### config.mk
export PLATFORM = sky130hd
export DESIGN_NAME = Core
export DESIGN_NICKNAME = Core
export VERILOG_FILES = /design/flow/design.v
export SDC_FILE = /design/flow/constraint.sdc
export NUM_CORES = 4
export LEC_CHECK = 0
export CAP_MARGIN = 20
export CORE_MARGIN = 2
export CORE_UTILIZATION = 40
export SETUP_SLACK_MARGIN = 1.27
export SLEW_MARGIN = 20
### constraint.sdc
create_clock -name core_clock -period 5.41 [get_ports {clk}]
set_input_delay 1.0820 -clock core_clock [delete_from_list [all_inputs] [get_ports {clk}]]
set_output_delay 1.0820 -clock core_clock [all_outputs]
set_load 0.01 [all_outputs]
### design.v
`timescale 1ns / 1ps
module reg_file(
	input clk,
	input write_en,
	input [3:0] wrData,
	input [15:0] DataIn,
	input [3:0] rdDataA,
	input [3:0] rdDataB,
	output reg [15:0] A,
	output reg [15:0] B);
	reg [15:0] reg1,  reg2,  reg3,  reg4;
   reg [15:0] reg5,  reg6,  reg7,  reg8;
   reg [15:0] reg9,  reg10, reg11, reg12;
   reg [15:0] reg13, reg14, reg15;
	always@(*)
	begin
		case (rdDataA)
		 0 : A = 0;
		 1 : A = reg1;
		 2 : A = reg2;
		 3 : A = reg3;
		 4 : A = reg4;
		 5 : A = reg5;
		 6 : A = reg6;
		 7 : A = reg7;
		 8 : A = reg8;
		 9 : A = reg9;
		 10 : A = reg10;
		 11 : A = reg11;
		 12 : A = reg12;
		 13 : A = reg13;
		 14 : A = reg14;
		 15 : A = reg15;
		endcase
		case (rdDataB)
		 0 : B = 0;
		 1 : B = reg1;
		 2 : B = reg2;
		 3 : B = reg3;
		 4 : B = reg4;
		 5 : B = reg5;
		 6 : B = reg6;
		 7 : B = reg7;
		 8 : B = reg8;
		 9 : B = reg9;
		 10 : B = reg10;
		 11 : B = reg11;
		 12 : B = reg12;
		 13 : B = reg13;
		 14 : B = reg14;
		 15 : B = reg15;
		endcase	
	end
	always@(posedge clk)
	begin
	   if (write_en)
			case (wrData)
				0 : begin end
				1 : reg1 <= DataIn;
				2 : reg2 <= DataIn;
				3 : reg3 <= DataIn;
				4 : reg4 <= DataIn;
				5 : reg5 <= DataIn;
				6 : reg6 <= DataIn;
				7 : reg7 <= DataIn;
				8 : reg8 <= DataIn;
				9 : reg9 <= DataIn;
			  10 : reg10 <= DataIn;
			  11 : reg11 <= DataIn;
			  12 : reg12 <= DataIn;
			  13 : reg13 <= DataIn;
			  14 : reg14 <= DataIn;
			  15 : reg15 <= DataIn;
			endcase
	end
endmodule
`timescale 1ns / 1ps
module Core(
	input             clk,
	input             rst,                        
	input      [15:0] mem_to_core_data,           
	output reg [15:0] core_to_mem_data,           
	output reg [23:0] core_to_mem_address,        
	output reg        core_to_mem_write_enable);  
	parameter ADD  = 4'b0000;
	parameter ADDI = 4'b0001;
	parameter SUB  = 4'b0010;
	parameter LW   = 4'b0011;
	parameter SW   = 4'b0100;
	parameter LUI  = 4'b0101;
	parameter CMP  = 4'b0110;
	parameter BR   = 4'b0111;
	parameter JMP  = 4'b1000;
	parameter SLL  = 4'b1001;
	parameter SLR  = 4'b1010;
	parameter AND  = 4'b1011;
	parameter NAND = 4'b1100;
	parameter OR   = 4'b1101;
	parameter NOT  = 4'b1110;
	parameter LLI  = 4'b1111;
	parameter FETCH   = 3'b000;
	parameter DECODE  = 3'b001;
	parameter EXECUTE = 3'b010;
	parameter LOAD1   = 3'b011;
	parameter LOAD2   = 3'b100;
	parameter STORE   = 3'b101;
	parameter BRANCH  = 3'b110;
	parameter JUMP    = 3'b111;
	reg        zero;                   
	reg        negative;               
	reg        addr_ext;               
	reg [2:0]  core_state;             
	reg [23:0] pc;                     
	reg [3:0]  opcode;
	reg [3:0]  offset;
	reg [3:0]  dest_index;
	reg [3:0]  branch_index;
	reg [7:0]  immediate;
	reg [15:0] reg_data1;
	reg [15:0] reg_data2;
	reg         write_enable;
	reg  [3:0]  read_index1;
	reg  [3:0]  read_index2;
	reg  [3:0]  write_index;
	reg  [15:0] write_data;
	wire [15:0] read_data1;
	wire [15:0] read_data2;
	reg_file _reg_file(
	 .clk      (clk), 
	 .rdDataA  (read_index1),
	 .rdDataB  (read_index2),
	 .write_en (write_enable),
	 .DataIn   (write_data),
	 .wrData   (write_index),
	 .A		  (read_data1),
	 .B		  (read_data2));
	always@(*)
	begin
	 read_index1  = 0;
	 read_index2  = 0;
	 write_data   = 0;
	 write_enable = 0;
	 write_index  = 0;
	 core_to_mem_address      = 0;
	 core_to_mem_data         = 0;
	 core_to_mem_write_enable = 0;
	 case (core_state)
	  FETCH:   core_to_mem_address = pc;
	  DECODE:  begin 
				   read_index1 = mem_to_core_data[11:8];  
				   read_index2 = mem_to_core_data[7:4];   
			     end
	  EXECUTE: begin 
	            write_index  = dest_index;
				   write_enable = 1;
				   if      (opcode == ADD)
				    write_data = reg_data1 + reg_data2;
				   else if (opcode == ADDI)
				    write_data = reg_data1 + immediate;
				   else if (opcode == SUB)
				    write_data = reg_data2 - reg_data1;						 
				   else if (opcode == SLL)
				    write_data = reg_data1 << offset;
				   else if (opcode == SLR)
				    write_data = reg_data1 >> offset;
				   else if (opcode == AND)
				    write_data = reg_data1 & reg_data2;
				   else if (opcode == NAND)
				    write_data = ~(reg_data1 & reg_data2);
				   else if (opcode == OR)
				    write_data = reg_data1 | reg_data2;
				   else if (opcode == NOT)
				    write_data = ~reg_data1;
				   else if (opcode == LUI)
				    write_data = {immediate, reg_data1[7:0]};
				   else if (opcode == LLI)
				    write_data = {reg_data1[15:8], immediate};
				   else if (opcode == CMP)
				    write_enable = 0;
				  end
	  LOAD1:   begin
					if (addr_ext == 0)
				    core_to_mem_address = pc;
					else
					 core_to_mem_address = {immediate, mem_to_core_data};
				  end
	  LOAD2:   begin
				   write_enable = 1;
				   write_index  = dest_index;
				   write_data   = mem_to_core_data;
				  end
	  STORE:   begin
					if (addr_ext == 0)
					 core_to_mem_address = pc;
					else
					 begin
					  core_to_mem_address      = {immediate,mem_to_core_data};
					  core_to_mem_data         = reg_data1;
				     core_to_mem_write_enable = 1;
					 end
				  end
	  BRANCH: begin 
					if (addr_ext == 0)
				    core_to_mem_address = pc;
					else
					 core_to_mem_address = core_to_mem_address;
				 end
	  JUMP:   begin 
			      if (addr_ext == 0)
				    core_to_mem_address = pc;
					else
					 core_to_mem_address = core_to_mem_address;
				 end
	 endcase
	end
	always@(posedge clk)
	 begin	
	 if (rst)
	  begin
	   core_state <= FETCH;
	   pc         <= 24'h3c8c;
	   addr_ext   <= 0;
	  end
	 else
	 case (core_state)
	  FETCH:   begin 
			      core_state <= DECODE;
			      pc         <= pc + 1'b1;
			     end
	  DECODE:  begin
				   opcode        = mem_to_core_data[15:12];
				   immediate    <= mem_to_core_data[7:0];
				   offset       <= mem_to_core_data[3:0];
				   reg_data1    <= read_data1;
				   reg_data2    <= read_data2;
					branch_index <= mem_to_core_data[11:8];
				   if (opcode == LW || opcode == LUI || opcode == LLI || opcode == ADDI)
				    dest_index <= mem_to_core_data[11:8];
				   else
				    dest_index <= mem_to_core_data[7:4];
				   if (opcode == ADD  ||
				       opcode == ADDI ||
				       opcode == SUB  ||
				       opcode == CMP  ||
				       opcode == SLL  ||
				       opcode == SLR  ||
				       opcode == AND  ||
				       opcode == NAND ||
				       opcode == OR   ||
				       opcode == LUI  ||
				       opcode == LLI  ||
				       opcode == NOT)
				    core_state <= EXECUTE;
				   else if (opcode == LW)
				    core_state <= LOAD1;
				   else if (opcode == SW)
				    core_state <= STORE;
				   else if (opcode == BR)
				    core_state <= BRANCH;
				   else if (opcode == JMP)
				    core_state <= JUMP;
				  end
	  EXECUTE: begin 
				   if (opcode == CMP) 
				    begin
					  zero <= reg_data1 == reg_data2;
					  if (reg_data1 < reg_data2)
					   negative <= 1;	
					  else
					   negative <= 0;
				    end
				   core_state <= FETCH;
				  end
	  LOAD1:   begin
				   if (addr_ext == 1)
				    begin 
				     core_state <= LOAD2;
			        addr_ext   <= 0;
				    end
				   else
				    addr_ext <= 1;
				  end
	  LOAD2:   begin
	            core_state <= FETCH;
					pc         <= pc + 1'b1;
	           end
	  STORE:   begin
				   if (addr_ext == 1)
					 begin
				     core_state <= FETCH;
					  pc         <= pc + 1'b1;
					  addr_ext   <= 0;
					 end
				   else
				    addr_ext <= 1;
				  end
	  BRANCH:  begin
					if (addr_ext == 1)
				    begin 
				     if      (branch_index == 4'b0000)  
				      if (zero)
				       pc <= {immediate, mem_to_core_data};
				      else
				       pc <= pc + 1'b1; 
				     else if (branch_index == 4'b0001)  
				      if (!zero)
				       pc <= {immediate, mem_to_core_data};	
				      else
				       pc <= pc + 1'b1; 					  
				     else if (branch_index == 4'b0010)  
				      if (negative)
				       pc <= {immediate, mem_to_core_data};	
				      else
				       pc <= pc + 1'b1;
				     else if (branch_index == 4'b0011)  
				      if (zero || negative)
				       pc <= {immediate, mem_to_core_data};	
				      else
				       pc <= pc + 1'b1;					  
				     else if (branch_index == 4'b0100)  
				      if (!negative && !zero)
				       pc <= {immediate, mem_to_core_data}; 
				      else
				       pc <= pc + 1'b1;
				     else if (branch_index == 4'b0101)  
				      if (!negative || zero)
				       pc <= {immediate, mem_to_core_data};
				      else
				       pc <= pc + 1'b1;  
				     core_state <= FETCH;
				     addr_ext   <= 0;
				    end
				   else
				    addr_ext <= 1;
				  end
	  JUMP:    begin
				   if (addr_ext == 1)
				    begin 
			        pc <= {immediate, mem_to_core_data};
				     core_state <= FETCH;
			        addr_ext <= 0;
				    end
				   else
				    addr_ext <= 1;
				  end	
	  endcase
	 end
endmodule
### run.sh
#!/bin/bash
# the make line also repeats each setting of config.mk as NAME=value (left out here)
make -C /OpenROAD-flow-scripts/flow DESIGN_CONFIG=/design/flow/config.mk WORK_HOME=/design/flow/orfs CLKGATE_MAP_FILE= finish
==> results of run 1 <==
==> cell type report <==
| type | instances | area share |
|---|---|---|
| Sequential cell | 327 | 0.3935 |
| Multi-Input combinational cell | 1562 | 0.4538 |
| Inverter | 63 | 0.009805 |
| Clock inverter | 23 | 0.01141 |
| Clock buffer | 45 | 0.04005 |
| Timing Repair Buffer | 159 | 0.05561 |
| Antenna cell | 1 | 0.0001038 |
| Tap cell | 688 | 0.03569 |
==> metal layers <==
metal	GRT usage	vias to the layer above
met1	0.4261	9641
li1	-	8340
met4	0.1934	0
met5	0	-
met3	0.06298	384
met2	0.5314	1416
==> through the flow <==
step,area [sq um],util
finish,24120,0.4590
global route,24120,0.4589
CTS,24070,0.4580
detailed placement,22790,0.4336
global placement,22790,0.4336
floorplan,21260,-
==> what timing repair did <==
| item | in CTS | in global routing |
|---|---|---|
| gates cloned | 2 | 0 |
| resized | 11 | 11 |
| endpoints found under the setup margin | 41 | 54 |
| pin swaps | 1 | 1 |
| setup buffers | 0 | 2 |
==> reports/results.ini, run 1 <==
[die]
core_area_sq_um = 52550
rows = 84
die_w_microns = 234.5
fp_util = 0.4045
ios = 59
fp.dieH_microns = 234.5
die-area_sq_um = 55000

[run]
maxCapViolCount = 0
warnings = 59

[worst_setup_path]
worst_ep_arrival_time_ns = 3.02
cp_cell_sequence = clkdlybuf4s50_1 > o21ai_0 > a21oi_1 > clkdlybuf4s50_1
regToRegEndpoint = reg_data2[6]
start_kind = input port
slowest_delay_ns = 0.99
required_ns = 4.33
end_kind = output port
r2r-start = core_state[7]
path_buffers = 2
worst-path-stages = 4
r2r_setup_slack_ns = 1.35
crit_start = mem_to_core_data[9]
cp_max_fo = 14
cp_common_cell = clkdlybuf4s50_1
r2r_cells = 9
endpoint = core_to_mem_address[9]
cp_top_family = buffers and inverters
slowest_stage = clkdlybuf4s50_1
setup.worst_path.class = in2out

[logic_synthesis]
yosysMostFrequentCell = edfxtp_1
syn_nets = 2195
yosys_cells = 2116
synth-edff-count = 294
common_cells = 294 x edfxtp_1, 166 x nor2_1, 159 x nand2_1
yosys.cell_types.count = 84
synth.cellmix.simpleShare = 0.1769
topCellsByArea = edfxtp_1 42%, ha_1 3.4%, o21ai_0 3.2%
synth_area_per_cell_sq_um = 10.05
top_cell_area_share = 0.4153
synth.mux.area_fraction = 0.05209
synthArstFlopShare = 0
synth.largest_area_cell = edfxtp_1
ys.flop_type = edfxtp_1
ys.flops = 327
yosys_warnings = 2
netlist_area_sq_um = 21260
syn-instance-count = 2116
ys_seq_share = 0.4464
ys_sh_adder = 0.03696
top_logic_kind = AND-OR/OR-AND gates
yosys_area_sq_um = 21260
ys_sh_aoi = 0.2192
xor_share = 0.02266

[timing]
clock_skew_ns = 0.05838
rsz0062_at_grt = no
maxSlewViolCount = 0
timing.hold.ws_ns = 0.5574
maxClockFrequency_mhz = 243.6
hold_viol = 0
fin_tns_setup_ns = 0
max_slew_margin = 0.2018
fin_ws_ns = 1.305
period_needed_ns = 4.105
worst_pin_slew_ns = 1.188
setup_viol = 0
fin_crit_sh = 0.7588

[clock_tree]
tritoncts = yes
path_clk_slew_ns = 0.06
htreeDepth = 2
cts_hold_buf = 0
clk-insertion-delay-late_ns = 0.60
cts-root-buf = clkbuf_16
clock_path_buffers = 3
clock_sinks = 327
cts_buffers = 37

[power_and_ir_drop]
powerDensity_nw_per_um2 = 268.7
power_clock_mw = 2.60
ir_worst_vdd_mv = 0.2286
comb_power_share = 0.150
p_clk_frac = 0.402
p_leak_nw = 8.122
switchingPower_mw = 1.839
design_power_total_mw = 6.479
pwr-share-seq = 0.448
pg_comb_mw = 0.971
largestPowerGroup = sequential cells
p_int_mw = 4.641
switching_share = 0.2837
pg_seq_mw = 2.90

[placed_design]
dp.cells = 2795
port_buffers = 58
gp_congestion = 1.015
place.detailed.hpwl_microns = 64880
place_ws_ns = 0.9454

[hold_path]
worstHoldStart = pc[21]
min_path_cells = 2
min_to = pc[21]
hp-class = reg2reg

[detailed_routing]
vias = 19780
dr.pass1.iters = 7
ant_nets = 0
drt_iter0_markers = 2979
wl_met3_microns = 9317
wl_met1_microns = 35220
viasPerCell = 6.897
highest_layer = met4
route.detailed.drc = 0
wl_per_cell_microns = 32.25
wirelength_microns = 92510
wl_met2_microns = 41650

[global_route]
first_global_vias = 18690
grt.overflow.total = 0
grt_pass1_wl_microns = 133000
grt.total_usage = 0.3343
grt_max_degree = 38
antenna_found_initial = 1

[run_status]
status = complete, no violations

[final_layout]
stdcell_count = 2868
nNetsFinal = 2229
comb_area_sq_um = 10940
seq_area_sq_um = 9492
nFillCells = 4931
area_delta_synth_final_pct = 13.45

==> inputs of run 2 (changes only) <==
ABC_AREA = 1   (was default)
CAP_MARGIN = 35   (was 20)
CELL_PAD_IN_SITES_GLOBAL_PLACEMENT = 3   (was default)
CORE_ASPECT_RATIO = 0.83   (was default)
CORE_UTILIZATION = 46   (was 40)
HOLD_SLACK_MARGIN = 0.07   (was default)
MAX_ROUTING_LAYER = met4   (was default)
SETUP_SLACK_MARGIN = default   (was 1.27)
SLEW_MARGIN = 30   (was 20)
TNS_END_PERCENT = 100   (was default)
clock period = 6.08 ns   (was 5.41 ns; I/O delays follow)
==> run 2 against run 1 <==
The flow now stops in 3_1_place_gp_skip_io. Die area shrank 7.4%. Area after synthesis grew 6.3%. Synthesized cell count grew 44%.
==> reports/results.ini, run 2 <==
[logic_synthesis]
synthArstFlopShare = 0  ; unchanged
synth.cellmix.simpleShare = 0.2360  ; +0.05916
ys_sh_aoi = 0.2036  ; -0.01560
ys.flops = 327  ; unchanged
ys.flop_type = edfxtp_1
synth.largest_area_cell = edfxtp_1
common_cells = 754 x nand2_1, 409 x inv_1, 301 x o21ai_0
top_logic_kind = simple AND/OR/NAND/NOR gates
yosys_area_sq_um = 22600  ; +6.3%
xor_share = 0.009689  ; -0.01297
ys_sh_adder = 0.03477  ; -0.002192
top_cell_area_share = 0.3907  ; -0.02463
synth_area_per_cell_sq_um = 7.424  ; -26%
syn-instance-count = 3044  ; +44%
yosys_warnings = 2  ; unchanged
yosysMostFrequentCell = nand2_1
syn_nets = 3123  ; +42%
synth.mux.area_fraction = 0.0004429  ; -0.05165
yosys.cell_types.count = 51  ; -39%
yosys_cells = 3044  ; +44%
synth-edff-count = 294  ; unchanged
topCellsByArea = edfxtp_1 39%, nand2_1 13%, inv_1 6.8%
netlist_area_sq_um = 22600  ; +6.3%
ys_seq_share = 0.4199  ; -0.02647

[die]
fp.dieH_microns = 205.9  ; -12%
fp_util = 0.4686  ; +0.06406
die_w_microns = 247.3  ; +5.4%
die-area_sq_um = 50920  ; -7.4%
core_area_sq_um = 48230  ; -8.2%
rows = 73  ; -13%

[run_status]
status = stopped before the end
failing_step = 3_1_place_gp_skip_io
stop_error = [ERROR GPL-0301] Utilization 108.780 % exceeds 100%.

==> inputs of run 3 (changes only) <==
ABC_AREA = default   (was 1)
CAP_MARGIN = 20   (was 35)
CELL_PAD_IN_SITES_GLOBAL_PLACEMENT = default   (was 3)
CORE_ASPECT_RATIO = default   (was 0.83)
CORE_UTILIZATION = 50   (was 46)
HOLD_SLACK_MARGIN = default   (was 0.07)
MAX_ROUTING_LAYER = default   (was met4)
SETUP_SLACK_MARGIN = -0.08   (was default)
SLEW_MARGIN = 20   (was 30)
TNS_END_PERCENT = default   (was 100)
clock period = 3.71 ns   (was 6.08 ns; I/O delays follow)
==> run 3 against run 2 <==
The run now finishes clean. Area after synthesis shrank 5.9%. Die area shrank 13%. Synthesized cell count down 30%.
==> reports/results.ini, run 3 <==
[global_route]
grt_pass1_wl_microns = 135500
grt_max_degree = 42
antenna_found_initial = 2
grt.total_usage = 0.4238
first_global_vias = 19750
grt.overflow.total = 0

[logic_synthesis]
yosysMostFrequentCell = edfxtp_1
top_cell_area_share = 0.4153  ; +0.02463
synth-edff-count = 294  ; unchanged
yosys_cells = 2116  ; -30%
topCellsByArea = edfxtp_1 42%, ha_1 3.4%, o21ai_0 3.2%
ys_seq_share = 0.4464  ; +0.02647
yosys_warnings = 2  ; unchanged
common_cells = 294 x edfxtp_1, 166 x nor2_1, 159 x nand2_1
syn-instance-count = 2116  ; -30%
synth.largest_area_cell = edfxtp_1
synth.mux.area_fraction = 0.05209  ; +0.05165
ys.flop_type = edfxtp_1
synth_area_per_cell_sq_um = 10.05  ; +35%
ys_sh_adder = 0.03696  ; +0.002192
ys.flops = 327  ; unchanged
synth.cellmix.simpleShare = 0.1769  ; -0.05916
xor_share = 0.02266  ; +0.01297
netlist_area_sq_um = 21260  ; -5.9%
synthArstFlopShare = 0  ; unchanged
ys_sh_aoi = 0.2192  ; +0.01560
yosys_area_sq_um = 21260  ; -5.9%
top_logic_kind = AND-OR/OR-AND gates
yosys.cell_types.count = 84  ; +65%
syn_nets = 2195  ; -30%

[placed_design]
port_buffers = 58
placedInstanceArea_sq_um = 23580
place.detailed.hpwl_microns = 69130
place_ws_ns = 0.01068
gp_congestion = 1.078

[hold_path]
min_path_cells = 2
min_to = pc[21]
hp-class = reg2reg
worstHoldStart = pc[21]

[detailed_routing]
wl_per_cell_microns = 33.37
vias = 20650
route.detailed.drc = 0
wirelength_microns = 94610
viasPerCell = 7.282
drt_iter0_markers = 3327
dr.pass1.iters = 12
ant_nets = 0

[die]
rows = 75  ; +2.7%
ios = 59
die-area_sq_um = 44180  ; -13%
fp.dieH_microns = 210.2  ; +2.1%
die_w_microns = 210.2  ; -15%
fp_util = 0.5068  ; +0.03820
core_area_sq_um = 41950  ; -13%

[clock_tree]
clock_path_buffers = 3
cts-root-buf = clkbuf_16
clk-insertion-delay-late_ns = 0.58
cts_buffers = 37
htreeDepth = 2
clock_sinks = 327
cts_hold_buf = 0
tritoncts = yes
path_clk_slew_ns = 0.06

[power_and_ir_drop]
switching_share = 0.2775
comb_power_share = 0.164
ir_worst_vdd_mv = 0.4689
p_leak_nw = 8.706
pg_comb_mw = 1.58
pwr-share-seq = 0.438
switchingPower_mw = 2.663
power_clock_mw = 3.82
largestPowerGroup = sequential cells
p_clk_frac = 0.398
powerDensity_nw_per_um2 = 385.9
pg_seq_mw = 4.20
design_power_total_mw = 9.599
p_int_mw = 6.935

[worst_setup_path]
start_kind = flop
cp_top_family = simple AND/OR/NAND/NOR gates
crit_start = core_state[3]
end_kind = output port
worst-path-stages = 8
setup.worst_path.class = reg2out
r2r_setup_slack_ns = 0.11
regToRegEndpoint = _reg_file.reg11[14]
slowest_stage = clkdlybuf4s50_1
cp_max_fo = 12
path_buffers = 2
endpoint = core_to_mem_address[4]
slowest_delay_ns = 0.58
cp_cell_sequence = or2_2 > nor3_4 > nand2_1 > nand2_4 > buf_4 > o21ai_0 > a21oi_1 > clkdlybuf4s50_1
worst_ep_arrival_time_ns = 2.91
required_ns = 2.97
r2r_cells = 11
r2r-start = reg_data1[8]

[timing]
maxSlewViolCount = 0
maxClockFrequency_mhz = 273.6
fin_ws_ns = 0.05476
worst_pin_slew_ns = 1.289
hold_viol = 0
period_needed_ns = 3.655
fin_crit_sh = 0.9852
fin_tns_setup_ns = 0
timing.hold.ws_ns = 0.5627
clock_skew_ns = 0.05125
setup_viol = 0
max_slew_margin = 0.1341

[final_layout]
area_delta_synth_final_pct = 17.02
nNetsFinal = 2345
postLayoutCellArea_sq_um = 24880

[run]
maxCapViolCount = 0
warnings = 59

[run_status]
status = complete, no violations

==> run 3: through the flow <==
| stage | util | cells |
|---|---|---|
| floorplan | - | 2116 |
| global placement | 0.5619 | 2766 |
| detailed placement | 0.5621 | 2766 |
| CTS | 0.5926 | 2833 |
| global route | 0.5929 | 2833 |
| finish | 0.5931 | 2835 |
==> run 3: per-layer routing <==
| metal | part of all wire | GRT usage | vias to the layer above | wire [microns] |
|---|---|---|---|---|
| met4 | 0.085 | 0.2966 | 0 | 8023 |
| met2 | 0.44 | 0.6616 | 1666 | 42040 |
| met3 | 0.12 | 0.09386 | 506 | 10930 |
| li1 | - | - | 8565 | - |
| met1 | 0.36 | 0.5250 | 9908 | 33610 |
| met5 | 0 | 0 | - | 0 |
==> run 3: final cells by class <==
class / count / area, sq um
Clock inverter: 21 / 292.8
Inverter: 63 / 236.5
Fill cell: 3529 / 17070
Sequential cell: 327 / 9489
Antenna cell: 2 / 5.005
Clock buffer: 46 / 979.7
Timing Repair Buffer: 277 / 2312
Tap cell: 539 / 674.4
Multi-Input combinational cell: 1560 / 10890
==> run 3: what timing repair did <==
item	CTS	global route
setup endpoints to repair	12	9
setup buffers	0	0
gates resized	2	2
hold endpoints to repair	0	0
==> inputs of run 4 (changes only) <==
CORE_UTILIZATION = 65   (was 50)
CTS_CLUSTER_SIZE = 21   (was default)
SETUP_SLACK_MARGIN = 0.47   (was -0.08)
clock period = 3.39 ns   (was 3.71 ns; I/O delays follow)
==> run 4 against run 3 <==
First-iteration DRC count is 61% higher. Sequential share of layout area decreased by 2.2 points. Global-route usage increased by 13 points. Highest routed layer is now met5. Non-clock buffer count rose by 94. Setup slack better by 0.11 ns. Core utilization up 22 points. Sequential power grew 9.5%. Clock power is 6.3% higher. Via count increased by 12%. Still clean on timing, DRC and antenna.
==> reports/results.ini, run 4 <==
[clock_tree]
clock_sinks = 327  ; unchanged
htreeDepth = 2  ; unchanged
cts_hold_buf = 0  ; unchanged
clock_path_buffers = 3  ; unchanged
path_clk_slew_ns = 0.06  ; about the same
clk-insertion-delay-late_ns = 0.55  ; -0.03 ns
cts_buffers = 36  ; -2.7%
tritoncts = yes
cts-root-buf = clkbuf_16

[power_and_ir_drop]
p_int_mw = 7.598  ; +9.5%
pg_seq_mw = 4.60  ; +9.5%
switchingPower_mw = 3.078  ; +16%
largestPowerGroup = sequential cells
pwr-share-seq = 0.431  ; -0.007
pg_comb_mw = 2.01  ; +27%
powerDensity_nw_per_um2 = 403.7  ; +4.6%
power_clock_mw = 4.06  ; +6.3%
p_clk_frac = 0.381  ; -0.017
switching_share = 0.2883  ; +0.01083
design_power_total_mw = 10.68  ; +11%
p_leak_nw = 9.543  ; +9.6%
ir_worst_vdd_mv = 0.6865  ; +46%
comb_power_share = 0.189  ; +0.025

[worst_setup_path]
end_kind = flop
regToRegEndpoint = _reg_file.reg3[14]
path_buffers = 3  ; +1
cp_cell_sequence = ha_1 > inv_1 > fa_1 > nor2b_2 > o31a_1 > nor3_2 > buf_4 > o21ai_1 > nand2_1 > mux2i_1 > a41oi_2 > buf_12
worst-path-stages = 12  ; +4
cp_top_family = AND-OR/OR-AND gates
r2r-start = reg_data1[0]
required_ns = 3.66  ; +0.69 ns
r2r_cells = 12  ; +1
crit_start = reg_data1[0]
slowest_stage = edfxtp_1
setup.worst_path.class = reg2reg
start_kind = flop
endpoint = _reg_file.reg3[14]
slowest_delay_ns = 0.47  ; -0.11 ns
worst_ep_arrival_time_ns = 3.50  ; +0.59 ns
cp_max_fo = 15  ; +3
r2r_setup_slack_ns = 0.17  ; +0.06 ns

[logic_synthesis]
syn-instance-count = 2116  ; unchanged
syn_nets = 2195  ; unchanged
ys_seq_share = 0.4464  ; unchanged
synth-edff-count = 294  ; unchanged
synth.mux.area_fraction = 0.05209  ; unchanged
yosys.cell_types.count = 84  ; unchanged
ys_sh_aoi = 0.2192  ; unchanged
ys.flops = 327  ; unchanged
topCellsByArea = edfxtp_1 42%, ha_1 3.4%, o21ai_0 3.2%
synth.cellmix.simpleShare = 0.1769  ; unchanged
top_logic_kind = AND-OR/OR-AND gates
netlist_area_sq_um = 21260  ; unchanged
synth.largest_area_cell = edfxtp_1
yosys_warnings = 2  ; unchanged
yosysMostFrequentCell = edfxtp_1
synth_area_per_cell_sq_um = 10.05  ; unchanged
top_cell_area_share = 0.4153  ; unchanged
xor_share = 0.02266  ; unchanged
yosys_area_sq_um = 21260  ; unchanged
synthArstFlopShare = 0  ; unchanged
ys.flop_type = edfxtp_1
yosys_cells = 2116  ; unchanged
common_cells = 294 x edfxtp_1, 166 x nor2_1, 159 x nand2_1
ys_sh_adder = 0.03696  ; unchanged

[timing]
maxClockFrequency_mhz = 310.3
clock_skew_ns = 0.02595  ; -0.02530 ns
fin_crit_sh = 0.9506  ; -0.03464
fin_tns_setup_ns = 0  ; unchanged
max_slew_margin = 0.1502  ; +0.01615
setup_viol = 0  ; unchanged
maxSlewViolCount = 0  ; unchanged
period_needed_ns = 3.223
worst_pin_slew_ns = 1.265  ; -0.02404 ns
rsz0062_at_grt = yes
hold_viol = 0  ; unchanged

[placed_design]
port_buffers = 58  ; unchanged
gp_congestion = 1.177  ; +9.2%
place.detailed.hpwl_microns = 62850  ; -9.1%

[run]
maxCapViolCount = 0  ; unchanged
warnings = 66  ; +12%

[hold_path]
min_to = pc[21]
hp-class = reg2reg
worstHoldStart = pc[21]
min_path_cells = 2  ; unchanged

[final_layout]
comb_area_sq_um = 11770  ; +8.1%
nFillCells = 1878  ; -47%
area_delta_synth_final_pct = 24.38
seq_area_sq_um = 9492  ; about the same
fin_util = 0.8168  ; +0.2237
nNetsFinal = 2440  ; +4.1%

[die]
ios = 59  ; unchanged
die_w_microns = 184.8  ; -12%
rows = 66  ; -12%
fp.dieH_microns = 184.8  ; -12%
die-area_sq_um = 34170  ; -23%
fp_util = 0.6567  ; +0.1499
core_area_sq_um = 32370  ; -23%

[detailed_routing]
route.detailed.drc = 0  ; unchanged
dr.pass1.iters = 20  ; +8
wirelength_microns = 98400  ; +4.0%
drt_iter0_markers = 5357  ; +61%
vias = 23070  ; +12%
ant_nets = 0  ; unchanged
wl_per_cell_microns = 34.70  ; +4.0%
viasPerCell = 8.135  ; +12%

[global_route]
grt_max_degree = 36  ; -14%
first_global_vias = 21090  ; +6.8%
grt.overflow.total = 0  ; unchanged
grt_pass1_wl_microns = 137500  ; +1.5%
antenna_found_initial = 6  ; +4
grt.total_usage = 0.5567  ; +0.1329

[run_status]
status = complete, no violations

## run 4: through the flow
stage                     std cells  cell area [sq um]  setup slack, ns  hold WS (ns)
after CTS                      2794              25670           0.3041        0.5590
after floorplan                2116              21320           0.4423        0.4952
after global routing           2827              26420           0.1418        0.5905
final                          2836              26440           0.1675        0.5639
after detailed placement       2692              23690          -0.1201        0.5490
after global placement         2691              23680          -0.1722        0.5293
## run 4: area by class of cell
| cell class | instances | share of cell area |
|---|---|---|
| sequential | 327 | 0.3590 |
| antenna | 9 | 0.0008518 |
| tap | 442 | 0.02092 |
| clock inverter | 15 | 0.007855 |
| timing repair buffer | 371 | 0.1203 |
| clock buffer | 47 | 0.03682 |
| inverter | 63 | 0.008944 |
| multi-input combinational | 1562 | 0.4453 |
## run 4: layer usage
metal	wire (microns)	global-route usage	vias up	part of all wire
met1	29740	0.6640	10440	0.30
met3	17480	0.2291	1075	0.18
met2	39280	0.7991	2786	0.40
met5	44	0.008889	-	0.00045
li1	-	-	8770	-
met4	11860	0.4298	4	0.12
## run 4: repair_timing
item / 4_1_cts / 5_1_grt
resized: 189 / 145
buffers inserted: 34 / 31
endpoints found under the setup margin: 221 / 307
hold endpoints to repair: 0 / 0
gates cloned: 6 / 1
pin swaps: 33 / 50
==> inputs of run 5 (changes only) <==
CORE_UTILIZATION = 40   (was 65)
CTS_CLUSTER_SIZE = default   (was 21)
GPL_ROUTABILITY_DRIVEN = 0   (was default)
SETUP_SLACK_MARGIN = default   (was 0.47)
SLEW_MARGIN = 30   (was 20)
clock period = 7.0 ns   (was 3.39 ns; I/O delays follow)
==> run 5 against run 4 <==
Worst hold slack worse by 0.0030 ns. Critical path type is now reg2out. Total power down 55%. Die area up 61%. Highest routed layer unchanged. Sequential power down 51%. Clock-buffer cell count down 4.
==> reports/results.ini, run 5 <==
[worst_setup_path]
worst-path-stages = 8  ; -4
crit_start = core_state[1]
cp_max_fo = 30  ; +15
regToRegEndpoint = _reg_file.reg5[15]
slowest_delay_ns = 0.64  ; +0.17 ns
cp_top_family = simple AND/OR/NAND/NOR gates
r2r_cells = 10  ; -2
cp_cell_sequence = buf_4 > or2_2 > nor3_1 > nand2_1 > nand2_1 > o21ai_0 > a21oi_1 > clkdlybuf4s50_1
end_kind = output port
worst_ep_arrival_time_ns = 3.88  ; +0.38 ns
setup.worst_path.class = reg2out
path_buffers = 2  ; -1
r2r-start = reg_data1[8]
start_kind = flop
cp_common_cell = nand2_1
slowest_stage = or2_2
endpoint = core_to_mem_address[13]
required_ns = 5.60  ; +1.94 ns
r2r_setup_slack_ns = 2.29  ; +2.12 ns

[logic_synthesis]
yosysMostFrequentCell = edfxtp_1
top_logic_kind = AND-OR/OR-AND gates
synth_area_per_cell_sq_um = 10.05  ; unchanged
netlist_area_sq_um = 21260  ; unchanged
topCellsByArea = edfxtp_1 42%, ha_1 3.4%, o21ai_0 3.2%
yosys_cells = 2116  ; unchanged
synthArstFlopShare = 0  ; unchanged
yosys_area_sq_um = 21260  ; unchanged
syn-instance-count = 2116  ; unchanged
xor_share = 0.02266  ; unchanged
ys_sh_aoi = 0.2192  ; unchanged
yosys_warnings = 2  ; unchanged
syn_nets = 2195  ; unchanged
synth-edff-count = 294  ; unchanged
synth.largest_area_cell = edfxtp_1
yosys.cell_types.count = 84  ; unchanged
common_cells = 294 x edfxtp_1, 166 x nor2_1, 159 x nand2_1
ys.flops = 327  ; unchanged
synth.cellmix.simpleShare = 0.1769  ; unchanged
ys.flop_type = edfxtp_1
ys_sh_adder = 0.03696  ; unchanged
ys_seq_share = 0.4464  ; unchanged
synth.mux.area_fraction = 0.05209  ; unchanged
top_cell_area_share = 0.4153  ; unchanged

[power_and_ir_drop]
pg_seq_mw = 2.25  ; -51%
p_leak_nw = 7.873  ; -17%
powerDensity_nw_per_um2 = 204.2  ; -49%
p_clk_frac = 0.388  ; +0.007
pg_comb_mw = 0.727  ; -64%
comb_power_share = 0.150  ; -0.039
pwr-share-seq = 0.463  ; +0.032
ir_worst_vdd_mv = 0.1824  ; -73%
p_int_mw = 3.486  ; -54%
largestPowerGroup = sequential cells
power_clock_mw = 1.88  ; -54%
switchingPower_mw = 1.369  ; -56%
design_power_total_mw = 4.854  ; -55%
switching_share = 0.2819  ; -0.006364

[global_route]
first_global_vias = 18870  ; -11%
grt_pass1_wl_microns = 127300  ; -7.4%
grt.total_usage = 0.3152  ; -0.2415
grt.overflow.total = 0  ; unchanged
grt_max_degree = 44  ; +22%
antenna_found_initial = 1  ; -5

[clock_tree]
cts_hold_buf = 0  ; unchanged
htreeDepth = 2  ; unchanged
clk-insertion-delay-late_ns = 0.57  ; +0.02 ns
path_clk_slew_ns = 0.06  ; about the same
clock_sinks = 327  ; unchanged
cts-root-buf = clkbuf_16
tritoncts = yes
post_cts_buffers = 0  ; -100%
clock_path_buffers = 3  ; unchanged
cts_buffers = 36  ; unchanged
cts_resized = 0  ; -100%

[hold_path]
min_to = pc[21]
worstHoldStart = pc[21]
hp-class = reg2reg
min_path_cells = 2  ; unchanged

[timing]
worst_pin_slew_ns = 1.121  ; -0.1438 ns
clock_skew_ns = 0.02621  ; +0.0002662 ns
fin_tns_setup_ns = 0  ; unchanged
timing.hold.ws_ns = 0.5609  ; -0.003037 ns
maxSlewViolCount = 0  ; unchanged
max_slew_margin = 0.2498  ; +0.09957
maxClockFrequency_mhz = 189.3
fin_crit_sh = 0.7547  ; -0.1959
hold_viol = 0  ; unchanged
rsz0062_at_grt = no
period_needed_ns = 5.283
setup_viol = 0  ; unchanged

[detailed_routing]
wl_per_cell_microns = 31.13  ; -10%
drt_iter0_markers = 4436  ; -17%
ant_nets = 0  ; unchanged
viasPerCell = 7.109  ; -13%
vias = 20130  ; -13%
route.detailed.drc = 0  ; unchanged
dr.pass1.iters = 12  ; -40%
wirelength_microns = 88150  ; -10%

[placed_design]
port_buffers = 58  ; unchanged
place.detailed.hpwl_microns = 60620  ; -3.5%

[final_layout]
nNetsFinal = 2198  ; -9.9%
comb_area_sq_um = 10910  ; -7.4%
area_delta_synth_final_pct = 11.82
nFillCells = 4897  ; +160%
seq_area_sq_um = 9489  ; about the same

[die]
die-area_sq_um = 55000  ; +61%
rows = 84  ; +27%
fp.dieH_microns = 234.5  ; +27%
core_area_sq_um = 52550  ; +62%
fp_util = 0.4045  ; -0.2522
die_w_microns = 234.5  ; +27%
ios = 59  ; unchanged

[run]
warnings = 59  ; -11%
maxCapViolCount = 0  ; unchanged

[run_status]
status = complete, no violations

## run 5: area by class of cell
| cell class | count | share of cell area |
|---|---|---|
| diodes | 1 | 0.0001053 |
| clock buffers | 43 | 0.03990 |
| clock inverters | 19 | 0.007895 |
| inverters | 63 | 0.009948 |
| multi-input cells | 1560 | 0.4588 |
| flip-flops and latches | 327 | 0.3992 |
| well taps | 688 | 0.03621 |
| repair buffers | 131 | 0.04795 |
## run 5: layer usage
layer | up-vias | track usage | routed length [microns]
li1 | 8300 | - | -
met3 | 508 | 0.08781 | 12060
met4 | 2 | 0.1739 | 6260
met1 | 9590 | 0.4097 | 32470
met2 | 1734 | 0.4745 | 37350
met5 | - | 0 | 12
## run 5: stage by stage
stage	area, sq um	setup slack (ns)	std cells	util
after global routing	23770	1.601	2831	0.4523
after floorplan	21260	3.153	2116	-
after detailed placement	22580	2.248	2766	0.4296
after global placement	22570	2.279	2766	0.4294
final	23770	1.717	2832	0.4524
after CTS	23710	1.774	2828	0.4513
==> inputs of run 6 (changes only) <==
CORE_UTILIZATION = 47   (was 40)
GPL_ROUTABILITY_DRIVEN = default   (was 0)
SLEW_MARGIN = 20   (was 30)
clock period = 6.33 ns   (was 7.0 ns; I/O delays follow)
==> run 6 against run 5 <==
Combinational power rose by 12%. Critical path depth unchanged. Flip-flop count unchanged. Area after synthesis did not move. Total power grew 12%. Worst hold slack got worse by 0.015 ns. Clock skew decreased by 0.00063 ns. Core utilization grew 8.0 points. Clock-buffer cell count increased by 5. Register-to-register slack got worse by 0.60 ns. Global-route usage increased by 6.7 points. Cell area fell by 0.51%. Critical path type unchanged.
==> reports/results.ini, run 6 <==
[worst_setup_path]
endpoint = core_to_mem_address[15]
r2r_setup_slack_ns = 1.69  ; -0.60 ns
slowest_stage = or2_2
start_kind = flop
cp_top_family = simple AND/OR/NAND/NOR gates
worst_ep_arrival_time_ns = 3.86  ; -0.02 ns
regToRegEndpoint = _reg_file.reg3[5]
required_ns = 5.06  ; -0.54 ns
cp_common_cell = nand2_1
crit_start = core_state[1]
worst-path-stages = 8  ; unchanged
setup.worst_path.class = reg2out
r2r_cells = 9  ; -1
cp_max_fo = 30  ; unchanged
r2r-start = reg_data1[1]
cp_cell_sequence = buf_4 > or2_2 > nor3_1 > nand2_1 > nand2_1 > o21ai_0 > a21oi_1 > clkdlybuf4s50_1
slowest_delay_ns = 0.61  ; -0.03 ns
end_kind = output port
path_buffers = 2  ; unchanged

[die]
fp_util = 0.4786  ; +0.07411
die-area_sq_um = 46950  ; -15%
die_w_microns = 216.7  ; -7.6%
core_area_sq_um = 44410  ; -15%
fp.dieH_microns = 216.7  ; -7.6%
ios = 59  ; unchanged
rows = 77  ; -8.3%

[timing]
max_slew_margin = 0.1322  ; -0.1175
fin_tns_setup_ns = 0  ; unchanged
fin_ws_ns = 1.200  ; -0.5172 ns
period_needed_ns = 5.130
rsz0062_at_grt = no
worst_pin_slew_ns = 1.295  ; +0.1734 ns
hold_viol = 0  ; unchanged
timing.hold.ws_ns = 0.5456  ; -0.01534 ns
fin_crit_sh = 0.8105  ; +0.05575
clock_skew_ns = 0.02559  ; -0.0006261 ns
setup_viol = 0  ; unchanged
maxSlewViolCount = 0  ; unchanged
maxClockFrequency_mhz = 194.9

[detailed_routing]
wl_per_cell_microns = 33.44  ; +7.4%
ant_nets = 0  ; unchanged
drt_iter0_markers = 3154  ; -29%
vias = 19960  ; -0.84%
route.detailed.drc = 0  ; unchanged
dr.pass1.iters = 10  ; -2
wirelength_microns = 91360  ; +3.6%
viasPerCell = 7.307  ; +2.8%

[clock_tree]
post_cts_buffers = 0  ; unchanged
path_clk_slew_ns = 0.07  ; about the same
cts_resized = 0  ; unchanged
clock_sinks = 327  ; unchanged
tritoncts = yes
cts-root-buf = clkbuf_16
cts_hold_buf = 0  ; unchanged
clock_path_buffers = 3  ; unchanged
clk-insertion-delay-late_ns = 0.57  ; about the same
cts_buffers = 36  ; unchanged
htreeDepth = 2  ; unchanged

[placed_design]
place_ws_ns = 1.595  ; -0.6537 ns
placedInstanceArea_sq_um = 22470  ; -0.47%
place.detailed.hpwl_microns = 62500  ; +3.1%
dp.cells = 2666  ; -3.6%
gp_congestion = 1.024
port_buffers = 58  ; unchanged

[hold_path]
min_to = pc[21]
min_path_cells = 2  ; unchanged
worstHoldStart = pc[21]
hp-class = reg2reg

[global_route]
grt_pass1_wl_microns = 130200  ; +2.3%
first_global_vias = 18460  ; -2.1%
antenna_found_initial = 1  ; unchanged
use_met3 = 0.08365  ; -0.004166
use_met2 = 0.5959  ; +0.1214
grt.total_usage = 0.3821  ; +0.06689
grt_max_degree = 47  ; +6.8%
use_met1 = 0.4924  ; +0.08266
busiest_layer = met2
grt.overflow.total = 0  ; unchanged

[power_and_ir_drop]
pg_comb_mw = 0.816  ; +12%
p_leak_nw = 7.868  ; about the same
largestPowerGroup = sequential cells
ir_worst_vdd_mv = 0.2234  ; +22%
pwr-share-seq = 0.456  ; -0.007
design_power_total_mw = 5.445  ; +12%
powerDensity_nw_per_um2 = 230.2  ; +13%
p_clk_frac = 0.394  ; +0.006
switching_share = 0.2765  ; -0.005425
power_clock_mw = 2.15  ; +14%
pg_seq_mw = 2.48  ; +10%
switchingPower_mw = 1.506  ; +10%
p_int_mw = 3.939  ; +13%
comb_power_share = 0.150  ; about the same

[final_layout]
area_delta_synth_final_pct = 11.25
fin_util = 0.5325  ; +0.08014
nFillCells = 3941  ; -20%
postLayoutCellArea_sq_um = 23650  ; -0.51%
comb_area_sq_um = 10940  ; +0.29%
stdcell_count = 2732  ; -3.5%
seq_area_sq_um = 9489  ; unchanged
nNetsFinal = 2191  ; -0.32%

[logic_synthesis]
synth_area_per_cell_sq_um = 10.05  ; unchanged
yosys_area_sq_um = 21260  ; unchanged
yosysMostFrequentCell = edfxtp_1
ys_sh_adder = 0.03696  ; unchanged
ys.flops = 327  ; unchanged
yosys_cells = 2116  ; unchanged
ys_seq_share = 0.4464  ; unchanged
ys_sh_aoi = 0.2192  ; unchanged
synthArstFlopShare = 0  ; unchanged
synth.largest_area_cell = edfxtp_1
top_cell_area_share = 0.4153  ; unchanged
synth.cellmix.simpleShare = 0.1769  ; unchanged
xor_share = 0.02266  ; unchanged
yosys.cell_types.count = 84  ; unchanged
topCellsByArea = edfxtp_1 42%, ha_1 3.4%, o21ai_0 3.2%
top_logic_kind = AND-OR/OR-AND gates
synth-edff-count = 294  ; unchanged
ys.flop_type = edfxtp_1
common_cells = 294 x edfxtp_1, 166 x nor2_1, 159 x nand2_1
netlist_area_sq_um = 21260  ; unchanged
synth.mux.area_fraction = 0.05209  ; unchanged
yosys_warnings = 2  ; unchanged
syn_nets = 2195  ; unchanged
syn-instance-count = 2116  ; unchanged

[run]
warnings = 59  ; unchanged
maxCapViolCount = 0  ; unchanged

[run_status]
status = complete, no violations

run 6: cell type report:
| type | count | share of cell area |
|---|---|---|
| well taps | 592 | 0.03132 |
| diodes | 2 | 0.0002116 |
| repair buffers | 124 | 0.04550 |
| clock inverters | 16 | 0.007936 |
| flip-flops and latches | 327 | 0.4012 |
| inverters | 63 | 0.009999 |
| multi-input cells | 1560 | 0.4625 |
| clock buffers | 48 | 0.04132 |
run 6: per-layer routing:
metal	wire, microns	up-vias
met4	6176	0
met1	34270	9646
met3	10140	418
met2	40760	1632
li1	-	8268
met5	0	-
==> inputs of run 7 (changes only) <==
ABC_AREA = 0   (was default)
CAP_MARGIN = 35   (was 20)
CELL_PAD_IN_SITES_DETAIL_PLACEMENT = 0   (was default)
CORE_ASPECT_RATIO = 1.59   (was default)
CORE_UTILIZATION = 65   (was 47)
CTS_CLUSTER_SIZE = 37   (was default)
GPL_TIMING_DRIVEN = 1   (was default)
MIN_ROUTING_LAYER = met1   (was default)
SETUP_SLACK_MARGIN = 0.18   (was default)
clock period = 3.6 ns   (was 6.33 ns; I/O delays follow)
==> run 7 against run 6 <==
Cell area up 5.0%. Non-clock buffer count up 176. Register-to-register slack worse by 1.5 ns. Still clean. Via count grew 8.6%. Sequential power is 75% higher. Flip-flop count stayed put. Clock-buffer cell count is 13 lower. Global-route usage grew 17 points. Critical path depth up 3. Core utilization is 24 points higher. Sequential share of layout area shrank 1.9 points.
==> reports/results.ini, run 7 <==
[logic_synthesis]
ys.flops = 327  ; unchanged
yosys.cell_types.count = 84  ; unchanged
topCellsByArea = edfxtp_1 42%, ha_1 3.4%, o21ai_0 3.2%
netlist_area_sq_um = 21260  ; unchanged
common_cells = 294 x edfxtp_1, 166 x nor2_1, 159 x nand2_1
yosys_cells = 2116  ; unchanged
yosys_warnings = 2  ; unchanged
synth-edff-count = 294  ; unchanged
syn_nets = 2195  ; unchanged
synth.largest_area_cell = edfxtp_1
ys_seq_share = 0.4464  ; unchanged
top_logic_kind = AND-OR/OR-AND gates
synth.mux.area_fraction = 0.05209  ; unchanged
yosys_area_sq_um = 21260  ; unchanged
syn-instance-count = 2116  ; unchanged
ys.flop_type = edfxtp_1
xor_share = 0.02266  ; unchanged
ys_sh_aoi = 0.2192  ; unchanged
synth.cellmix.simpleShare = 0.1769  ; unchanged
top_cell_area_share = 0.4153  ; unchanged
yosysMostFrequentCell = edfxtp_1
synth_area_per_cell_sq_um = 10.05  ; unchanged
synthArstFlopShare = 0  ; unchanged
ys_sh_adder = 0.03696  ; unchanged

[clock_tree]
htreeDepth = 1  ; -1
cts-root-buf = clkbuf_16
clock_path_buffers = 3  ; unchanged
clock_sinks = 327  ; unchanged
tritoncts = yes
path_clk_slew_ns = 0.07  ; about the same
clk-insertion-delay-late_ns = 0.60  ; +0.03 ns
cts_buffers = 30  ; -17%

[global_route]
first_global_vias = 20900  ; +13%
grt_max_degree = 49  ; +4.3%
grt.total_usage = 0.5509  ; +0.1687
grt_pass1_wl_microns = 137200  ; +5.4%
antenna_found_initial = 5  ; +4
grt.overflow.total = 0  ; unchanged

[worst_setup_path]
r2r-start = reg_data1[0]
slowest_delay_ns = 0.52  ; -0.09 ns
crit_start = reg_data1[0]
required_ns = 3.92  ; -1.14 ns
r2r_setup_slack_ns = 0.15  ; -1.54 ns
worst_ep_arrival_time_ns = 3.78  ; -0.08 ns
worst-path-stages = 11  ; +3
slowest_stage = edfxtp_1
path_buffers = 3  ; +1
cp_top_family = AND-OR/OR-AND gates
cp_cell_sequence = buf_4 > ha_1 > fa_1 > o21ba_2 > o221ai_1 > buf_4 > a311oi_1 > xor2_1 > a211oi_1 > o21ai_1 > buf_4
endpoint = _reg_file.reg10[10]
start_kind = flop
regToRegEndpoint = _reg_file.reg10[10]
setup.worst_path.class = reg2reg
end_kind = flop
r2r_cells = 11  ; +2
cp_common_cell = buf_4
cp_max_fo = 15  ; -50%

[detailed_routing]
wirelength_microns = 94230  ; +3.1%
route.detailed.drc = 0  ; unchanged
drt_iter0_markers = 4060  ; +29%
ant_nets = 0  ; unchanged
vias = 21670  ; +8.6%
viasPerCell = 7.928  ; +8.5%
dr.pass1.iters = 12  ; +2
wl_per_cell_microns = 34.47  ; +3.1%

[hold_path]
min_to = core_state[3]
hp-class = reg2reg
worstHoldStart = core_state[3]
min_path_cells = 2  ; unchanged

[placed_design]
place.detailed.hpwl_microns = 65770  ; +5.2%
port_buffers = 58  ; unchanged
placedInstanceArea_sq_um = 23490  ; +4.5%
dp.cells = 2663  ; -0.11%
gp_congestion = 1.164  ; +14%

[power_and_ir_drop]
pwr-share-seq = 0.462  ; +0.006
p_int_mw = 6.725  ; +71%
power_clock_mw = 3.43  ; +60%
pg_seq_mw = 4.33  ; +75%
p_leak_nw = 8.991  ; +14%
ir_worst_vdd_mv = 0.4841  ; +120%
pg_comb_mw = 1.63  ; +100%
largestPowerGroup = sequential cells
p_clk_frac = 0.365  ; -0.029
switchingPower_mw = 2.665  ; +77%
switching_share = 0.2839  ; +0.007342
comb_power_share = 0.173  ; +0.023
powerDensity_nw_per_um2 = 378.2  ; +64%

[timing]
hold_viol = 0  ; unchanged
maxClockFrequency_mhz = 289.7
fin_crit_sh = 0.9590  ; +0.1485
clock_skew_ns = 0.02011  ; -0.005482 ns
setup_viol = 0  ; unchanged
period_needed_ns = 3.452
maxSlewViolCount = 0  ; unchanged
worst_pin_slew_ns = 1.102  ; -0.1922 ns
rsz0062_at_grt = yes
max_slew_margin = 0.2651  ; +0.1328

[run]
maxCapViolCount = 0  ; unchanged
warnings = 63  ; +6.8%

[die]
rows = 83  ; +7.8%
fp.dieH_microns = 232.0  ; +7.1%
die-area_sq_um = 34210  ; -27%
fp_util = 0.6582  ; +0.1796
core_area_sq_um = 32300  ; -27%
ios = 59  ; unchanged
die_w_microns = 147.4  ; -32%

[final_layout]
comb_area_sq_um = 10980  ; +0.42%
seq_area_sq_um = 9490  ; about the same
nFillCells = 2184  ; -45%
postLayoutCellArea_sq_um = 24830  ; +5.0%
area_delta_synth_final_pct = 16.81
stdcell_count = 2734  ; +0.073%
nNetsFinal = 2361  ; +7.8%

[run_status]
status = complete, no violations

## run 7: per-stage QoR
| step | hold WS (ns) | utilization | setup slack [ns] | setup TNS [ns] | total power, mW |
|---|---|---|---|---|---|
| detailed placement | 0.5500 | 0.7273 | -0.1377 | -2.062 | 5.902 |
| global placement | 0.5279 | 0.7254 | -0.1768 | -2.649 | 5.868 |
| finish | 0.5512 | 0.7688 | 0.1477 | 0 | 9.390 |
| floorplan | 0.4952 | - | 0.2261 | 0 | 5.280 |
| CTS | 0.5357 | 0.7617 | 0.1713 | 0 | 9.217 |
| global route | 0.5779 | 0.7686 | 0.1531 | 0 | 9.529 |
## run 7: layout make-up
type / instances / area share
antenna: 4 / 0.0004031
inverter: 63 / 0.009523
clock inverter: 20 / 0.01058
multi-input combinational: 1560 / 0.4424
tap: 425 / 0.02141
clock buffer: 35 / 0.03099
timing repair buffer: 300 / 0.1025
sequential: 327 / 0.3822
## run 7: what timing repair did
item / CTS / global route
buffers inserted: 2 / 7
hold buffers: 0 / 0
setup endpoints to repair: 71 / 154
pin swaps: 2 / 6
resized: 21 / 41
## run 7: metal layers
metal	vias up	global-route usage	routed length [microns]
met5	-	0	25
met4	4	0.5207	12550
met3	860	0.2012	13510
met2	2219	0.8405	40840
met1	9977	0.5865	27300
li1	8614	-	-
==> inputs of run 8 (changes only) <==
ABC_AREA = default   (was 0)
CAP_MARGIN = 20   (was 35)
CELL_PAD_IN_SITES_DETAIL_PLACEMENT = default   (was 0)
CORE_ASPECT_RATIO = default   (was 1.59)
CORE_UTILIZATION = 58   (was 65)
CTS_CLUSTER_SIZE = default   (was 37)
GPL_TIMING_DRIVEN = default   (was 1)
MIN_ROUTING_LAYER = default   (was met1)
SETUP_SLACK_MARGIN = 0.32   (was 0.18)
clock period = 4.1 ns   (was 3.6 ns; I/O delays follow)
==> run 8 against run 7 <==
Largest cell class unchanged. Synthesized cell count unchanged. Critical path type unchanged. Clock power decreased by 5%. Area after synthesis unchanged. Sequential power decreased by 12%. Final cell count decreased by 0.84%. Critical path depth decreased by 1. Combinational power decreased by 17%. Register-to-register slack improved by 0.25 ns. Largest power group unchanged. Via count decreased by 2.8%.
==> reports/results.ini, run 8 <==
[power_and_ir_drop]
pg_comb_mw = 1.36  ; -17%
power_clock_mw = 3.27  ; -5%
pwr-share-seq = 0.452  ; -0.010
largestPowerGroup = sequential cells
design_power_total_mw = 8.442  ; -10%
switchingPower_mw = 2.315  ; -13%
p_leak_nw = 8.412  ; -6.4%
comb_power_share = 0.161  ; -0.012
powerDensity_nw_per_um2 = 347.8  ; -8.0%
ir_worst_vdd_mv = 0.4456  ; -7.9%
p_int_mw = 6.127  ; -8.9%
p_clk_frac = 0.387  ; +0.022
pg_seq_mw = 3.82  ; -12%
switching_share = 0.2743  ; -0.009593

[logic_synthesis]
synth.largest_area_cell = edfxtp_1
ys.flop_type = edfxtp_1
ys_sh_adder = 0.03696  ; unchanged
top_logic_kind = AND-OR/OR-AND gates
ys.flops = 327  ; unchanged
topCellsByArea = edfxtp_1 42%, ha_1 3.4%, o21ai_0 3.2%
xor_share = 0.02266  ; unchanged
synthArstFlopShare = 0  ; unchanged
ys_sh_aoi = 0.2192  ; unchanged
yosys_warnings = 2  ; unchanged
syn_nets = 2195  ; unchanged
synth.mux.area_fraction = 0.05209  ; unchanged
ys_seq_share = 0.4464  ; unchanged
yosysMostFrequentCell = edfxtp_1
synth.cellmix.simpleShare = 0.1769  ; unchanged
synth-edff-count = 294  ; unchanged
yosys_cells = 2116  ; unchanged
synth_area_per_cell_sq_um = 10.05  ; unchanged
top_cell_area_share = 0.4153  ; unchanged
yosys.cell_types.count = 84  ; unchanged
netlist_area_sq_um = 21260  ; unchanged
common_cells = 294 x edfxtp_1, 166 x nor2_1, 159 x nand2_1
yosys_area_sq_um = 21260  ; unchanged
syn-instance-count = 2116  ; unchanged

[hold_path]
min_path_cells = 2  ; unchanged
min_to = reg_data2[5]
worstHoldStart = _reg_file.reg6[5]
hp-class = reg2reg

[die]
die-area_sq_um = 38200  ; +12%
die_w_microns = 195.4  ; +33%
fp.dieH_microns = 195.4  ; -16%
rows = 70  ; -16%
fp_util = 0.5849  ; -0.07334
ios = 59  ; unchanged
core_area_sq_um = 36350  ; +13%

[clock_tree]
clock_path_buffers = 3  ; unchanged
clk-insertion-delay-late_ns = 0.57  ; -0.03 ns
cts_buffers = 35  ; +17%
clock_sinks = 327  ; unchanged
cts_hold_buf = 0  ; unchanged
cts-root-buf = clkbuf_16
tritoncts = yes
path_clk_slew_ns = 0.06  ; about the same
htreeDepth = 2  ; +1

[timing]
maxClockFrequency_mhz = 269.8  ; -6.9%
worst_pin_slew_ns = 1.334  ; +0.2319 ns
fin_ws_ns = 0.3939  ; +0.2461 ns
fin_crit_sh = 0.9039  ; -0.05502
hold_viol = 0  ; unchanged
maxSlewViolCount = 0  ; unchanged
rsz0062_at_grt = no
clock_skew_ns = 0.03279  ; +0.01269 ns
fin_tns_setup_ns = 0  ; unchanged
timing.hold.ws_ns = 0.5597  ; +0.008436 ns
period_needed_ns = 3.706  ; +0.2539 ns
setup_viol = 0  ; unchanged
max_slew_margin = 0.1087  ; -0.1564

[global_route]
grt_pass1_wl_microns = 134400  ; -2.1%
grt.total_usage = 0.4850  ; -0.06583
first_global_vias = 19870  ; -5.0%
antenna_found_initial = 3  ; -2
grt_max_degree = 41  ; -16%
grt.overflow.total = 0  ; unchanged

[final_layout]
fin_util = 0.6678  ; -0.1010
nFillCells = 2821  ; +29%
nNetsFinal = 2296  ; -2.8%
area_delta_synth_final_pct = 14.19

[worst_setup_path]
required_ns = 4.39  ; +0.47 ns
slowest_delay_ns = 0.62  ; +0.10 ns
cp_top_family = simple AND/OR/NAND/NOR gates
end_kind = flop
worst-path-stages = 10  ; -1
cp_max_fo = 15  ; unchanged
endpoint = _reg_file.reg10[15]
r2r_cells = 10  ; -1
crit_start = reg_data1[11]
setup.worst_path.class = reg2reg
start_kind = flop
worst_ep_arrival_time_ns = 4.00  ; +0.22 ns
slowest_stage = or4_4
cp_cell_sequence = inv_1 > ha_1 > or4_4 > nor2_1 > o311ai_1 > a31oi_1 > mux2_2 > nor4_4 > o21ai_1 > buf_12
r2r_setup_slack_ns = 0.39  ; +0.25 ns
path_buffers = 2  ; -1
r2r-start = reg_data1[11]
regToRegEndpoint = _reg_file.reg10[15]

[placed_design]
place.detailed.hpwl_microns = 65120  ; -0.99%
port_buffers = 58  ; unchanged
place_ws_ns = 0.2546  ; +0.3923 ns
gp_congestion = 1.102  ; -5.4%

[detailed_routing]
drt_iter0_markers = 3778  ; -6.9%
wirelength_microns = 93360  ; -0.92%
dr.pass1.iters = 10  ; -2
route.detailed.drc = 0  ; unchanged
vias = 21080  ; -2.8%
ant_nets = 0  ; unchanged
wl_per_cell_microns = 34.44  ; about the same
viasPerCell = 7.775  ; -1.9%

[run]
maxCapViolCount = 0  ; unchanged
warnings = 61  ; -3.2%

[run_status]
status = complete, no violations

-- run 8: final cells by class --
type | count | area (sq um) | area share
Clock inverter | 19 | 246.5 | 0.01015
Timing Repair Buffer | 230 | 1909 | 0.07866
Tap cell | 468 | 585.6 | 0.02412
Sequential cell | 327 | 9489 | 0.3909
Inverter | 63 | 236.5 | 0.009742
Antenna cell | 4 | 10.01 | 0.0004124
Multi-Input combinational cell | 1560 | 10880 | 0.4483
Clock buffer | 40 | 915.9 | 0.03773
-- run 8: repair_timing --
action | 4_1_cts | 5_1_grt
gates resized | 3 | 3
setup buffers | 0 | 0
endpoints found under the setup margin | 37 | 48
-- run 8: per-layer routing --
metal | global-route usage | wire length, microns | share of wire | up-vias
li1 | - | - | - | 8481
met1 | 0.5930 | 30880 | 0.33 | 9768
met2 | 0.7302 | 39710 | 0.43 | 2171
met3 | 0.1442 | 13650 | 0.15 | 657
met4 | 0.3593 | 9121 | 0.098 | 0
met5 | 0 | 0 | 0 | -
-- run 8: through the flow --
step	cell area, sq um	std cells
final	24270	2711
after global routing	24260	2707
after CTS	24250	2707
after detailed placement	23070	2648
after global placement	23070	2648
after floorplan	21260	2116
Power figures rest on the tool's default switching activity, not on a simulated workload.
